==> inputs of indigo <==
==> flow/design.v <==
`timescale 1ns / 1ps
module awstm(
        pps,
        tevt,
        evt,
        rst_n,
        clk
    );
    input pps;
    input [31:0] tevt;
    output [31:0] evt;
    input rst_n;
    input clk;
    reg r_pps, r_awspps;
    reg [26:0] r_tcyc;       
    reg [26:0] r_td;         
    reg [30:0] r_awstm;      
    reg [30:0] r_tmev_next;  
    reg [31:0] r_set_tmev;  
    reg [10:0] r_tcor;       
    reg [10:0] r_tcor_max;   
    reg r_pps_lock;          
    wire evt_pps;            
    parameter [26:0] p_cyc_per_sec  = 27'd9_999;   
    parameter [26:0] p_pps_to       = 27'd14_999;  
    parameter [30:0] p_awstm_max    = 31'd99_999;   
    assign evt = r_set_tmev;
    assign evt_pps = pps & ~r_pps;
    wire [26:0] td_abs;
    wire [25:0] tmp1_td_abs;
    wire [25:0] tmp2_td_abs;
    wire [10:0] tmp_tcor_max;
    assign td_abs = (r_td[26] ? (~r_td + 17'd1): r_td);
    genvar i;
    assign tmp1_td_abs[25] = td_abs[25];  
    generate 
        for(i = 24; i >= 0; i=i-1) begin :g_tmp1_td_abs
            assign tmp1_td_abs[i] = td_abs[i+1] | td_abs[i];  
        end 
    endgenerate
    assign tmp2_td_abs[25] = tmp1_td_abs[25];
    generate
        for(i = 24; i >= 0; i=i-1) begin: g_tmp2_td_abs
            assign tmp2_td_abs[i] = tmp1_td_abs[i+1] ^ tmp1_td_abs[i];
        end
    endgenerate
    assign tmp_tcor_max[2:0] = 3'b000;
    generate 
        for(i = 0; i < 7; i=i+1) begin: g_tmp_tcor_max
            assign tmp_tcor_max[i+3] = tmp2_td_abs[25-i]; 
        end
    endgenerate
    assign tmp_tcor_max[10] = (tmp1_td_abs[20] & !tmp2_td_abs[20] ? 1'b0 : 1'b1); 
    always @(posedge clk or negedge rst_n) begin
        if(rst_n == 1'b0) begin
            r_pps <= 1'b0;
            r_awspps <= 1'b0;
            r_pps_lock <= 1'b0;
            r_tcyc <= 27'd0;
            r_td <= 27'd0;
            r_tcor <= 11'd0;
            r_tcor_max <= 11'd1024;
            r_awstm <= 31'd0;
            r_tmev_next <= 31'd0;
            r_set_tmev <= 32'd0;
        end else begin
            r_pps <= pps;
            r_tcyc <= r_tcyc + 1;
            r_tcor_max <= tmp_tcor_max;
            if(r_tcor >= r_tcor_max) begin
                r_tcor <= 10'd0;
            end else begin
                r_tcor <= r_tcor + 1;
            end
            if(r_tcyc == p_cyc_per_sec) begin
                r_awspps <= 1'b1;
            end else begin
                r_awspps <= 1'b0;
            end
            if(evt_pps) begin
                r_pps_lock <= 1'b1;
                r_tcyc <= 27'd0;
                r_td <= r_td + p_cyc_per_sec + ~r_tcyc + 27'd1;
            end else begin
                if(r_tcyc == p_pps_to) begin  
                    r_pps_lock <= 1'b0;
                    r_tcyc <= (p_pps_to - p_cyc_per_sec);     
                end                
            end
            if(r_awstm >= p_awstm_max) begin
                r_awstm <= 31'd0;
            end else begin
                if(r_tcor == r_tcor_max) begin
                    if(r_td[26]) begin  
                        r_awstm <= r_awstm;
                        r_td <= r_td + 27'd1;
                    end else begin  
                        r_awstm <= r_awstm + 31'd2;
                        r_td <= r_td - 27'd1;
                    end
                end else begin
                    r_awstm <= r_awstm + 31'd1;
                end
            end
            if(r_tmev_next == r_awstm || (r_tmev_next + 31'd1) == r_awstm) begin
                r_set_tmev <= {r_pps_lock, r_awstm};
                r_tmev_next <= r_tmev_next + tevt;
            end
            if(r_tmev_next > p_awstm_max) begin
                r_tmev_next <= r_tmev_next + ~p_awstm_max + 31'd1;
            end             
        end
    end
endmodule
==> flow/run.sh <==
#!/bin/bash
# the make line also repeats each setting of config.mk as NAME=value (left out here)
make -C /OpenROAD-flow-scripts/flow DESIGN_CONFIG=/design/flow/config.mk WORK_HOME=/design/flow/orfs CLKGATE_MAP_FILE= finish
==> flow/config.mk <==
export PLATFORM = sky130hd
export DESIGN_NAME = awstm
export DESIGN_NICKNAME = awstm
export VERILOG_FILES = /design/flow/design.v
export SDC_FILE = /design/flow/constraint.sdc
export NUM_CORES = 4
export LEC_CHECK = 0
export ABC_AREA = 0
export CAP_MARGIN = 20
export CELL_PAD_IN_SITES_DETAIL_PLACEMENT = 2
export CELL_PAD_IN_SITES_GLOBAL_PLACEMENT = 0
export CORE_ASPECT_RATIO = 1.5
export CORE_MARGIN = 9
export CORE_UTILIZATION = 21
export CTS_CLUSTER_SIZE = 11
export GPL_TIMING_DRIVEN = 1
export MIN_ROUTING_LAYER = met1
export PLACE_DENSITY_LB_ADDON = 0.03
export SETUP_SLACK_MARGIN = 0.22
export SLEW_MARGIN = 10
export TNS_END_PERCENT = 85
==> flow/constraint.sdc <==
create_clock -name core_clock -period 2.52 [get_ports {clk}]
set_input_delay 0.5040 -clock core_clock [delete_from_list [all_inputs] [get_ports {clk}]]
set_output_delay 0.5040 -clock core_clock [all_outputs]
set_load 0.01 [all_outputs]
==> harbor (differences from indigo) <==
CORE_ASPECT_RATIO = 1.42   (was 1.5)
CORE_UTILIZATION = 42   (was 21)
GPL_ROUTABILITY_DRIVEN = 0   (was not set)
GPL_TIMING_DRIVEN = 0   (was 1)
PLACE_DENSITY_LB_ADDON = 0.22   (was 0.03)
SETUP_SLACK_MARGIN = 0.56   (was 0.22)
==> delta (differences from indigo) <==
ABC_AREA = not set   (was 0)
CELL_PAD_IN_SITES_DETAIL_PLACEMENT = not set   (was 2)
CELL_PAD_IN_SITES_GLOBAL_PLACEMENT = not set   (was 0)
CORE_ASPECT_RATIO = not set   (was 1.5)
CORE_MARGIN = 2   (was 9)
CORE_UTILIZATION = 68   (was 21)
CTS_CLUSTER_SIZE = 35   (was 11)
GPL_TIMING_DRIVEN = not set   (was 1)
MIN_ROUTING_LAYER = not set   (was met1)
PLACE_DENSITY_LB_ADDON = not set   (was 0.03)
SETUP_SLACK_MARGIN = not set   (was 0.22)
SLEW_MARGIN = 20   (was 10)
TNS_END_PERCENT = not set   (was 85)
==> flow/constraint.sdc (replaced) <==
create_clock -name core_clock -period 5.37 [get_ports {clk}]
set_input_delay 1.0740 -clock core_clock [delete_from_list [all_inputs] [get_ports {clk}]]
set_output_delay 1.0740 -clock core_clock [all_outputs]
set_load 0.01 [all_outputs]
==> violet (differences from indigo) <==
ABC_AREA = 1   (was 0)
CAP_MARGIN = 5   (was 20)
CELL_PAD_IN_SITES_DETAIL_PLACEMENT = not set   (was 2)
CORE_ASPECT_RATIO = 0.5   (was 1.5)
CORE_MARGIN = 2   (was 9)
CORE_UTILIZATION = 70   (was 21)
CTS_CLUSTER_DIAMETER = 250   (was not set)
CTS_CLUSTER_SIZE = 99   (was 11)
GPL_TIMING_DRIVEN = 0   (was 1)
PLACE_DENSITY_LB_ADDON = 0.07   (was 0.03)
SETUP_SLACK_MARGIN = not set   (was 0.22)
TNS_END_PERCENT = 5   (was 85)
==> notes.md <==
yosys + openroad results -> aoi share 18.5%, DIE AREA 39600 um^2, FP Util 42.7%, failing step clock tree synthesis, first error [ERROR DPL-0033] detailed placement checks failed during check placement., outcome did not finish, hpwl dp 46300 um, synth unique cells 80, yosys simple share 19.3%, xor/xnor share 11.7%
[end of results for harbor]
==> notes.md <==
flow finished, numbers: SO Viols setup timing, outcome finished with violations, worst setup margin -0.622 ns, DIE AREA 75100 um^2, synth unique cells 80, Final setup viols 101, aoi share 18.5%, xor/xnor share 11.7%, yosys simple share 19.3%, pre-CTS setup slack -1.02 ns, hpwl dp 50100 um
[end of results for indigo]
==> notes.md <==
flow finished, numbers: CTS clk-pin slew, worst paths 0.07 ns, DIE AREA 23300 um^2, CTS tree done, yosys simple share 34.1%, Iter 0 DRT Violations 1821, outcome finished with violations, hpwl dp 34100 um, Mapped Area 15400 um^2, FP Util 71.4%, Hold WC Path Type reg -> reg, worst setup margin -0.172 ns, SO Viols setup timing, GRT Overall Usage 39.7%, EDFF count, synth 0, Final setup viols 12, synth unique cells 45, xor/xnor share 5.79%
[end of results for violet]
==> notes.md <==
flow finished, numbers: yosys simple share 19.3%, switching fraction of total power 47.7%, setup TNS 0 ns, register area 4230 um^2, Worst path max stage delay 0.58 ns, FP Util 69.8%, DIE AREA 21300 um^2, xor/xnor share 11.7%, Final Hold Viols 0, aoi share 18.5%, outcome timing/DRC/antenna clean, synth unique cells 80, comb pwr 0.00504 W, sequential share of cell area 28.0%
[end of results for delta]
Power and IR drop assume default switching activity.
